==> build 78: inputs <==
==> flow/design.v <==
module sort_reg #(parameter DATA_WIDTH =8)(
    input logic clk,
    input logic rst,
    input logic clr,
    input logic GT_in,
    input logic [DATA_WIDTH-1:0] data_in,
    input logic [DATA_WIDTH-1:0] prev_data,
    input logic data_rdy,
    output logic [DATA_WIDTH-1:0] data_out,
    output logic GT
);
logic [DATA_WIDTH-1:0] data_out_d;
logic [DATA_WIDTH-1:0] data_out_q;
assign GT = (data_in >data_out_q);
assign data_out = data_out_q;
always_ff@(posedge clk or posedge rst)begin
    if(rst)begin
        data_out_q <= 'b0;
    end else if(clr) begin
        data_out_q <= 'b0;
    end else begin
        data_out_q <= data_out_d;
    end
end
always_comb begin
    if(data_rdy) begin
        if(GT && GT_in)begin
            data_out_d = prev_data;
        end else if(GT && !GT_in) begin
            data_out_d = data_in;
        end else begin
            data_out_d = data_out_q;
        end
    end else begin
        data_out_d = data_out_q;
    end
end
endmodule
module median_calc #(parameter POPSIZE = 100,DATA_WIDTH = 8)(
    input logic clk,
    input logic rst,
    input logic [DATA_WIDTH-1:0] data_in,
    input logic data_rdy,
    output [DATA_WIDTH-1:0] median,
    output data_vld
);
logic [DATA_WIDTH-1:0] data_out_array[POPSIZE:0];
logic GT_array[POPSIZE:0];
logic [$clog2(POPSIZE):0] counter_d;
logic [$clog2(POPSIZE):0] counter_q;
logic [DATA_WIDTH-1:0] median_d;
logic [DATA_WIDTH-1:0] median_q;
logic data_vld_q;
logic data_vld_d;
logic reg_rst;
logic [DATA_WIDTH-1:0] data_in_d;
logic [DATA_WIDTH-1:0] data_in_q;
logic data_rdy_d;
logic data_rdy_q;
logic reg_rst_d;
logic reg_rst_q;
assign reg_rst = reg_rst_q;
assign data_rdy_d = data_rdy;
assign data_in_d = data_in;
assign GT_array[POPSIZE] = 0;
assign data_vld = data_vld_q;
assign median = median_q;
genvar i;
generate
  for (i = 0; i < POPSIZE; i++) begin : instance_gen
    if (i == 0) begin
      sort_reg #(
        .DATA_WIDTH(DATA_WIDTH)
      ) instance_0 (
        .clk(clk),
        .rst(rst),
        .clr(reg_rst),
        .GT_in(1'b0),
        .data_in(data_in),
        .prev_data('b0),
        .data_out(data_out_array[0]),
        .GT(GT_array[0]),
        .data_rdy(data_rdy)
      );
    end else begin
      sort_reg #(
        .DATA_WIDTH(DATA_WIDTH)
      ) instance_i (
        .clk(clk),
        .rst(rst),
        .clr(reg_rst),
        .GT_in(GT_array[i-1]),  
        .data_in(data_in),
        .prev_data(data_out_array[i-1]),  
        .data_out(data_out_array[i]),
        .GT(GT_array[i]),
        .data_rdy(data_rdy)
      );
    end
  end
endgenerate
always_ff@(posedge clk or posedge rst)begin
    if(rst)begin
        counter_q <= 'b0;
        median_q <= 'b0;
        data_vld_q <= 'b0;
        data_in_q <= 'b0;
        data_rdy_q <='b0;
        reg_rst_q <= 'b0;
    end else begin
        data_in_q <=data_in_d;
        data_rdy_q <=data_rdy_d;
        counter_q <= counter_d;
        median_q <= median_d;
        data_vld_q <= data_vld_d;
        reg_rst_q <= reg_rst_d;
    end
end
always_comb begin
    reg_rst_d = 'b0;
        data_vld_d = 'b0;
        counter_d = counter_q;
        median_d = median_q;
        if (counter_q == POPSIZE) begin
            median_d = (POPSIZE % 2 == 0) ? data_out_array[POPSIZE/2 - 1] : data_out_array[POPSIZE/2];
            reg_rst_d = 'b1;
            data_vld_d = 'b1;
            counter_d = 'b0;
        end else if(counter_q == 0) begin
            reg_rst_d ='b0;
        end
        if (data_rdy) begin
            counter_d = counter_q + 1;
        end
    end
endmodule
==> flow/run.sh <==
#!/bin/bash
# the make line also repeats each setting of config.mk as NAME=value (left out here)
make -C /OpenROAD-flow-scripts/flow DESIGN_CONFIG=/design/flow/config.mk WORK_HOME=/design/flow/orfs CLKGATE_MAP_FILE= finish
==> flow/config.mk <==
export PLATFORM = sky130hd
export DESIGN_NAME = median_calc
export DESIGN_NICKNAME = median_calc
export VERILOG_FILES = /design/flow/design.v
export SDC_FILE = /design/flow/constraint.sdc
export NUM_CORES = 4
export LEC_CHECK = 0
export ABC_AREA = 0
export CAP_MARGIN = 15
export CELL_PAD_IN_SITES_DETAIL_PLACEMENT = 0
export CELL_PAD_IN_SITES_GLOBAL_PLACEMENT = 2
export CORE_ASPECT_RATIO = 0.8
export CORE_MARGIN = 7
export CORE_UTILIZATION = 20
export CTS_CLUSTER_DIAMETER = 210
export GPL_ROUTABILITY_DRIVEN = 1
export GPL_TIMING_DRIVEN = 1
export MAX_ROUTING_LAYER = met5
export PLACE_DENSITY_LB_ADDON = 0.14
export SLEW_MARGIN = 20
export TNS_END_PERCENT = 85
==> flow/constraint.sdc <==
create_clock -name core_clock -period 4.53 [get_ports {clk}]
set_input_delay 0.9060 -clock core_clock [delete_from_list [all_inputs] [get_ports {clk}]]
set_output_delay 0.9060 -clock core_clock [all_outputs]
set_load 0.01 [all_outputs]
==> inputs of build 74, as changes to build 78 <==
==> flow/config.mk (replaced) <==
export PLATFORM = sky130hd
export DESIGN_NAME = median_calc
export DESIGN_NICKNAME = median_calc
export VERILOG_FILES = /design/flow/design.v
export SDC_FILE = /design/flow/constraint.sdc
export NUM_CORES = 4
export LEC_CHECK = 0
export CAP_MARGIN = 5
export CELL_PAD_IN_SITES_DETAIL_PLACEMENT = 0
export CORE_MARGIN = 2
export CORE_UTILIZATION = 72
export CTS_CLUSTER_DIAMETER = 360
export GPL_ROUTABILITY_DRIVEN = 1
export GPL_TIMING_DRIVEN = 1
export MAX_ROUTING_LAYER = met5
export PLACE_DENSITY = 0.64
export SETUP_SLACK_MARGIN = 0.61
export SLEW_MARGIN = 10
export TNS_END_PERCENT = 65
==> flow/constraint.sdc (replaced) <==
create_clock -name core_clock -period 3.15 [get_ports {clk}]
set_input_delay 0.6300 -clock core_clock [delete_from_list [all_inputs] [get_ports {clk}]]
set_output_delay 0.6300 -clock core_clock [all_outputs]
set_load 0.01 [all_outputs]
==> inputs of trial 61, as changes to build 78 <==
==> flow/config.mk (replaced) <==
export PLATFORM = sky130hd
export DESIGN_NAME = median_calc
export DESIGN_NICKNAME = median_calc
export VERILOG_FILES = /design/flow/design.v
export SDC_FILE = /design/flow/constraint.sdc
export NUM_CORES = 4
export LEC_CHECK = 0
export ABC_AREA = 1
export CAP_MARGIN = 20
export CORE_ASPECT_RATIO = 0.92
export CORE_MARGIN = 2
export CORE_UTILIZATION = 72
export CTS_CLUSTER_DIAMETER = 400
export CTS_CLUSTER_SIZE = 98
export PLACE_DENSITY = 0.6
export SLEW_MARGIN = 20
==> flow/constraint.sdc (replaced) <==
create_clock -name core_clock -period 1.59 [get_ports {clk}]
set_input_delay 0.3180 -clock core_clock [delete_from_list [all_inputs] [get_ports {clk}]]
set_output_delay 0.3180 -clock core_clock [all_outputs]
set_load 0.01 [all_outputs]
==> comparison table <==
| metric | build 78 | trial 61 | build 74 |
|---|---|---|---|
| Slowest stage cell on the critical path | sky130_fd_sc_hd__dfrtp_4 | - | sky130_fd_sc_hd__o32a_1 |
| Required time of the critical path | 3.62 ns | - | 3.67 ns |
| Num CTS Buffers | 59 | - | 47 |
| Count of non-filler cells in the finished layout | 5077 | - | 3615 |
| Total met2 wirelength after detailed routing | 43300 um | - | 37600 um |
| Worst voltage drop across the vdd grid | 0.308 mV | - | 0.604 mV |
| Cell at the root of the clock tree | sky130_fd_sc_hd__clkbuf_16 | - | sky130_fd_sc_hd__clkbuf_16 |
| Aggregate routed wire length | 101000 um | - | 79600 um |
| Flip-flops | 417 | - | 417 |
| Core utilization before placement | 0.202 | 0.725 | 0.725 |
| Type of the most critical hold path | register to register | - | primary input to register |
| XOR/XNOR Area Share | 0.000578 | 0.000532 | 0.000578 |
| Share of the final layout cell area in multi-input gates | 0.501 | - | 0.538 |
| Maximum count of clock buffers along a single path | 3 | - | 3 |
| Outcome | finished clean | did not finish | finished clean |
| Last stage reached | - | 4_1_cts | - |
| Sw frac | 0.428 | - | 0.426 |
| Area of the die | 163000 um^2 | 47500 um^2 | 43700 um^2 |
| Layout fillers | 16100 | - | 2719 |
| Share of power burned in the clock network | 0.218 | - | 0.181 |
| Final RePlAce weighted congestion | 0.736 | 0.880 | 0.895 |
| Placed Area | 32900 um^2 | 41100 um^2 | 31800 um^2 |
| Final standard cell utilization of the core | 0.232 | - | 0.798 |

========
==> run a: inputs <==
// median_calc: RTL as listed in full above, without the edits since
Settings: LEC_CHECK=0, CAP_MARGIN=20, CELL_PAD_IN_SITES_DETAIL_PLACEMENT=0, CORE_MARGIN=2, CORE_UTILIZATION=66, CTS_CLUSTER_DIAMETER=382, GPL_ROUTABILITY_DRIVEN=1, GPL_TIMING_DRIVEN=1, MAX_ROUTING_LAYER=met5, PLACE_DENSITY_LB_ADDON=0.13, SETUP_SLACK_MARGIN=0.73, SLEW_MARGIN=20, TNS_END_PERCENT=65; clock period 2.59 ns.
run.sh (not shown) runs the stock make flow with config.mk's settings and CLKGATE_MAP_FILE=.
==> run b (differences from run a) <==
Settings changed: CELL_PAD_IN_SITES_DETAIL_PLACEMENT 0 to unset, CORE_UTILIZATION 66 to 16, CTS_CLUSTER_DIAMETER 382 to unset, GPL_ROUTABILITY_DRIVEN 1 to unset, GPL_TIMING_DRIVEN 1 to unset, MAX_ROUTING_LAYER met5 to unset, PLACE_DENSITY set to 0.6, PLACE_DENSITY_LB_ADDON 0.13 to unset, SETUP_SLACK_MARGIN 0.73 to unset, TNS_END_PERCENT 65 to unset.
==> flow/constraint.sdc (replaced) <==
create_clock -name core_clock -period 4.57 [get_ports {clk}]
set_input_delay 0.9140 -clock core_clock [delete_from_list [all_inputs] [get_ports {clk}]]
set_output_delay 0.9140 -clock core_clock [all_outputs]
set_load 0.01 [all_outputs]
==> comparison <==
Run b went through all stages and came out clean. Run a finished but fails on setup timing.
In combinational power, run a is at 3.3 times the value of run b.
Against run b, the clock power of run a is larger by about 70%.
Of run b and run a, run b has the higher sequential share of layout area (gap 4.5 points).
In run b the count of clock-buffer cells in the layout is higher than in run a, by 11.
In flip-flop count, run b and run a do not differ.
Between run b and run a, the lower power is in run b (gap 60%, measured against run a).
Between run b and run a, the lower global-route usage is in run b (gap 31 points).
In area after synthesis, run b and run a do not differ.
Against run a, the sequential power of run b is smaller by 47%.

========
==> inputs of run R <==
Starts from the design.v that is shown in full above.
clock: 2.2 ns
lec_check: 0
cap_margin: 20
cell_pad_in_sites_detail_placement: 0
core_margin: 2
core_utilization: 72
cts_cluster_diameter: 382
cts_cluster_size: 21
gpl_routability_driven: 1
gpl_timing_driven: 1
hold_slack_margin: 0.29
max_routing_layer: met5
slew_margin: 20
tns_end_percent: 65
==> run H: changes against run R <==
CAP_MARGIN = 40   (was 20)
CELL_PAD_IN_SITES_DETAIL_PLACEMENT = not set   (was 0)
CORE_UTILIZATION = 44   (was 72)
CTS_CLUSTER_DIAMETER = not set   (was 382)
CTS_CLUSTER_SIZE = not set   (was 21)
GPL_ROUTABILITY_DRIVEN = not set   (was 1)
GPL_TIMING_DRIVEN = not set   (was 1)
HOLD_SLACK_MARGIN = not set   (was 0.29)
MAX_ROUTING_LAYER = met4   (was met5)
TNS_END_PERCENT = not set   (was 65)
==> flow/constraint.sdc (replaced) <==
create_clock -name core_clock -period 3.5 [get_ports {clk}]
set_input_delay 0.7000 -clock core_clock [delete_from_list [all_inputs] [get_ports {clk}]]
set_output_delay 0.7000 -clock core_clock [all_outputs]
set_load 0.01 [all_outputs]
==> summary of the runs <==
Worst hold slack: run H is higher than run R (0.16 ns). In run R the register-to-register slack is lower than in run H, by 1.0 ns. Wire length: run H is smaller than run R (2.0%). In run H the non-clock buffer count is lower than in run R, by 186. Run R completed, yet does not pass: negative setup slack. Run H finished clean. Against run H, the cell area of run R is larger by about 2.5%. Between run H and run R, the lower clock-buffer cell count is in run R (gap 53).

========
==> v10 <==
RTL: the design.v shown in full above, as it stands there.
Settings: LEC_CHECK=0, CAP_MARGIN=20, CELL_PAD_IN_SITES_DETAIL_PLACEMENT=0, CORE_MARGIN=2, CORE_UTILIZATION=72, CTS_CLUSTER_DIAMETER=378, CTS_CLUSTER_SIZE=21, GPL_ROUTABILITY_DRIVEN=1, GPL_TIMING_DRIVEN=1, HOLD_SLACK_MARGIN=0.29, MAX_ROUTING_LAYER=met5, PLACE_DENSITY=0.65, SETUP_SLACK_MARGIN=0.63, SLEW_MARGIN=20, TNS_END_PERCENT=65; clock period 2.2 ns.
==> v34 (differences from v10) <==
- CELL_PAD_IN_SITES_DETAIL_PLACEMENT: 0 -> default
- CTS_CLUSTER_DIAMETER: 378 -> default
- CTS_CLUSTER_SIZE: 21 -> 36
- GPL_ROUTABILITY_DRIVEN: 1 -> default
- GPL_TIMING_DRIVEN: 1 -> default
- HOLD_SLACK_MARGIN: 0.29 -> default
- MAX_ROUTING_LAYER: met5 -> default
- PLACE_DENSITY: 0.65 -> default
- PLACE_DENSITY_LB_ADDON: default -> 0.2
- SETUP_SLACK_MARGIN: 0.63 -> 0.77
- TNS_END_PERCENT: 65 -> default
==> flow/constraint.sdc (replaced) <==
create_clock -name core_clock -period 2.59 [get_ports {clk}]
set_input_delay 0.5180 -clock core_clock [delete_from_list [all_inputs] [get_ports {clk}]]
set_output_delay 0.5180 -clock core_clock [all_outputs]
set_load 0.01 [all_outputs]
==> results.txt <==
Notes from the flow run.

Placed design:
- The run gives the half-perimeter wire length after placement as 56.6 mm.
- The run puts the worst slack after detailed placement at -0.105 ns.
- The run puts the total placed cells including tap cells at 3633.
- After detailed placement, the total cell area comes to 33400 sq um.
- The congestion estimate from routability-driven global placement came to 0.871.

Synthesis:
- Synthesis produced a netlist with a net count of 3483.
- The run gives the count of library flops with an enable pin as 0.

Status:
- The tool reported: "[ERROR DPL-0033] detailed placement checks failed during check placement".
- The run stopped with a tool error.
- The run gives the terminating stage of the flow as 4_1_cts.

Floorplanning:
- The floorplan step set the die height to 209 microns.
-- figures above: v34

==> results.txt <==
Notes from the flow run.

STA:
- The run puts the smallest setup slack after layout at -0.644 ns.
- The run gives the number of endpoints failing setup at the final stage as 222.

Synthesis:
- In this run, synthesis inferred 0 flip-flops with an integrated enable.
- The run gives the number of nets produced by synthesis as 3483.

Floorplanning:
- For this configuration, the core starts out at a cell density of 0.725.
- The floorplan step set the die height to 209 microns.

Finish:
- Non-clock inverters in the final layout number 380.
- The run gives the logic gate fraction of the total cell area as 0.539.

Placed design:
- After detailed placement, the total cell area comes to 33400 sq um.
- The run puts the final RePlAce weighted congestion at 0.886.
- STA on the placed design reports a worst setup slack of -0.405 ns.
- The run gives the total placed cells including tap cells as 3694.

Status:
- The flow ran to the end, but the layout failed its checks.
- The report lists the violated layout checks as setup timing.

Clock network:
- The run gives the number of hold buffers added after CTS as 1.
- The root buffer cell chosen for the clock tree is sky130_fd_sc_hd__clkbuf_16.
- After clock tree synthesis, the setup repair step added 103 buffers.

Global routing:
- The run gives the met2 layer usage reported by global route as 0.740.
-- figures above: v10


========
==> job 8782: inputs <==
Starts from the design.v that is shown in full above.
Settings: LEC_CHECK=0, CAP_MARGIN=20, CORE_MARGIN=2, CORE_UTILIZATION=55, PLACE_DENSITY=0.6, SLEW_MARGIN=20; clock period 2.86 ns.
==> inputs of job 991, as changes to job 8782 <==
CORE_UTILIZATION = 68   (was 55)
CTS_CLUSTER_SIZE = 36   (was default)
PLACE_DENSITY = default   (was 0.6)
SETUP_SLACK_MARGIN = -0.25   (was default)
==> flow/constraint.sdc (replaced) <==
create_clock -name core_clock -period 2.59 [get_ports {clk}]
set_input_delay 0.5180 -clock core_clock [delete_from_list [all_inputs] [get_ports {clk}]]
set_output_delay 0.5180 -clock core_clock [all_outputs]
set_load 0.01 [all_outputs]
==> inputs of job 4323, as changes to job 8782 <==
CORE_UTILIZATION = 68   (was 55)
PLACE_DENSITY = default   (was 0.6)
SETUP_SLACK_MARGIN = 0.75   (was default)
==> flow/constraint.sdc (replaced) <==
create_clock -name core_clock -period 2.59 [get_ports {clk}]
set_input_delay 0.5180 -clock core_clock [delete_from_list [all_inputs] [get_ports {clk}]]
set_output_delay 0.5180 -clock core_clock [all_outputs]
set_load 0.01 [all_outputs]
==> notes <==
Job 991 finished clean. Job 8782 produced a clean layout. Job 4323 ended with an error in 5_1_grt, error ODB-0269.
Combinational power: job 991 is larger than job 8782 (about 15%).
In job 991 the final cell count is smaller than in job 8782, by 2.3%.
Between job 8782 and job 991, the lower die area is in job 991 (gap about 23%, measured against job 991).
Of job 991 and job 8782, job 991 has the higher first-iteration DRC count (gap 40%, measured against job 8782).
Of job 8782 and job 991, job 8782 has the higher clock skew (gap 0.019 ns).
Worst hold slack: job 8782 is worse than job 991 (0.10 ns).
Between job 8782 and job 991, the lower via count is in job 8782 (gap 3.6%, measured against job 991).
Routed wire length: job 991 is larger than job 8782 (0.24%).
In sequential cell count, job 8782 and job 991 do not differ.
==> figures <==
Tightest slew margin relative to the limit: job 8782 32.6%; job 991 40.5%; job 4323 -
Category of the critical setup timing path: job 8782 in -> reg; job 991 reg -> out; job 4323 -
Worst setup SP type: job 8782 input pin; job 991 register; job 4323 -
Utilization of the core after routing: job 8782 63.8%; job 991 79.4%; job 4323 -
Leakage: job 8782 15.2 nW; job 991 15.3 nW; job 4323 -
Power density of the placed cells: job 8782 1000 mW/mm2; job 991 1130 mW/mm2; job 4323 -
Post-CTS setup repair buffer count: job 8782 0; job 991 0; job 4323 133
Run status: job 8782 finished clean; job 991 finished clean; job 4323 stopped before the end
Failing step: job 8782 -; job 991 -; job 4323 5_1_grt
Post-Place Cell Area: job 8782 0.0333 mm2; job 991 0.0334 mm2; job 4323 0.0333 mm2
Tcrit/Tclk final: job 8782 80.8%; job 991 88.6%; job 4323 -
Clock buffers: job 8782 71; job 991 72; job 4323 -
Top power group: job 8782 combinational logic; job 991 combinational logic; job 4323 -
Routed Antenna Nets: job 8782 0; job 991 0; job 4323 -
Inverter tally of the final layout excluding the clock network: job 8782 380; job 991 380; job 4323 -
Routed WL: job 8782 81700 um; job 991 81900 um; job 4323 -
Biggest cell delay along the critical path: job 8782 0.52 ns; job 991 0.59 ns; job 4323 -
Ratio of layout area to synthesized area: job 8782 1.154x; job 991 1.157x; job 4323 -
Pre-Place Util: job 8782 55.3%; job 991 68.7%; job 4323 68.7%
Share of final layout cell area taken by clock buffers and inverters: job 8782 4.63%; job 991 4.62%; job 4323 -
Detailed Place HPWL: job 8782 56600 um; job 991 56700 um; job 4323 56200 um
Power and IR drop assume default switching activity.
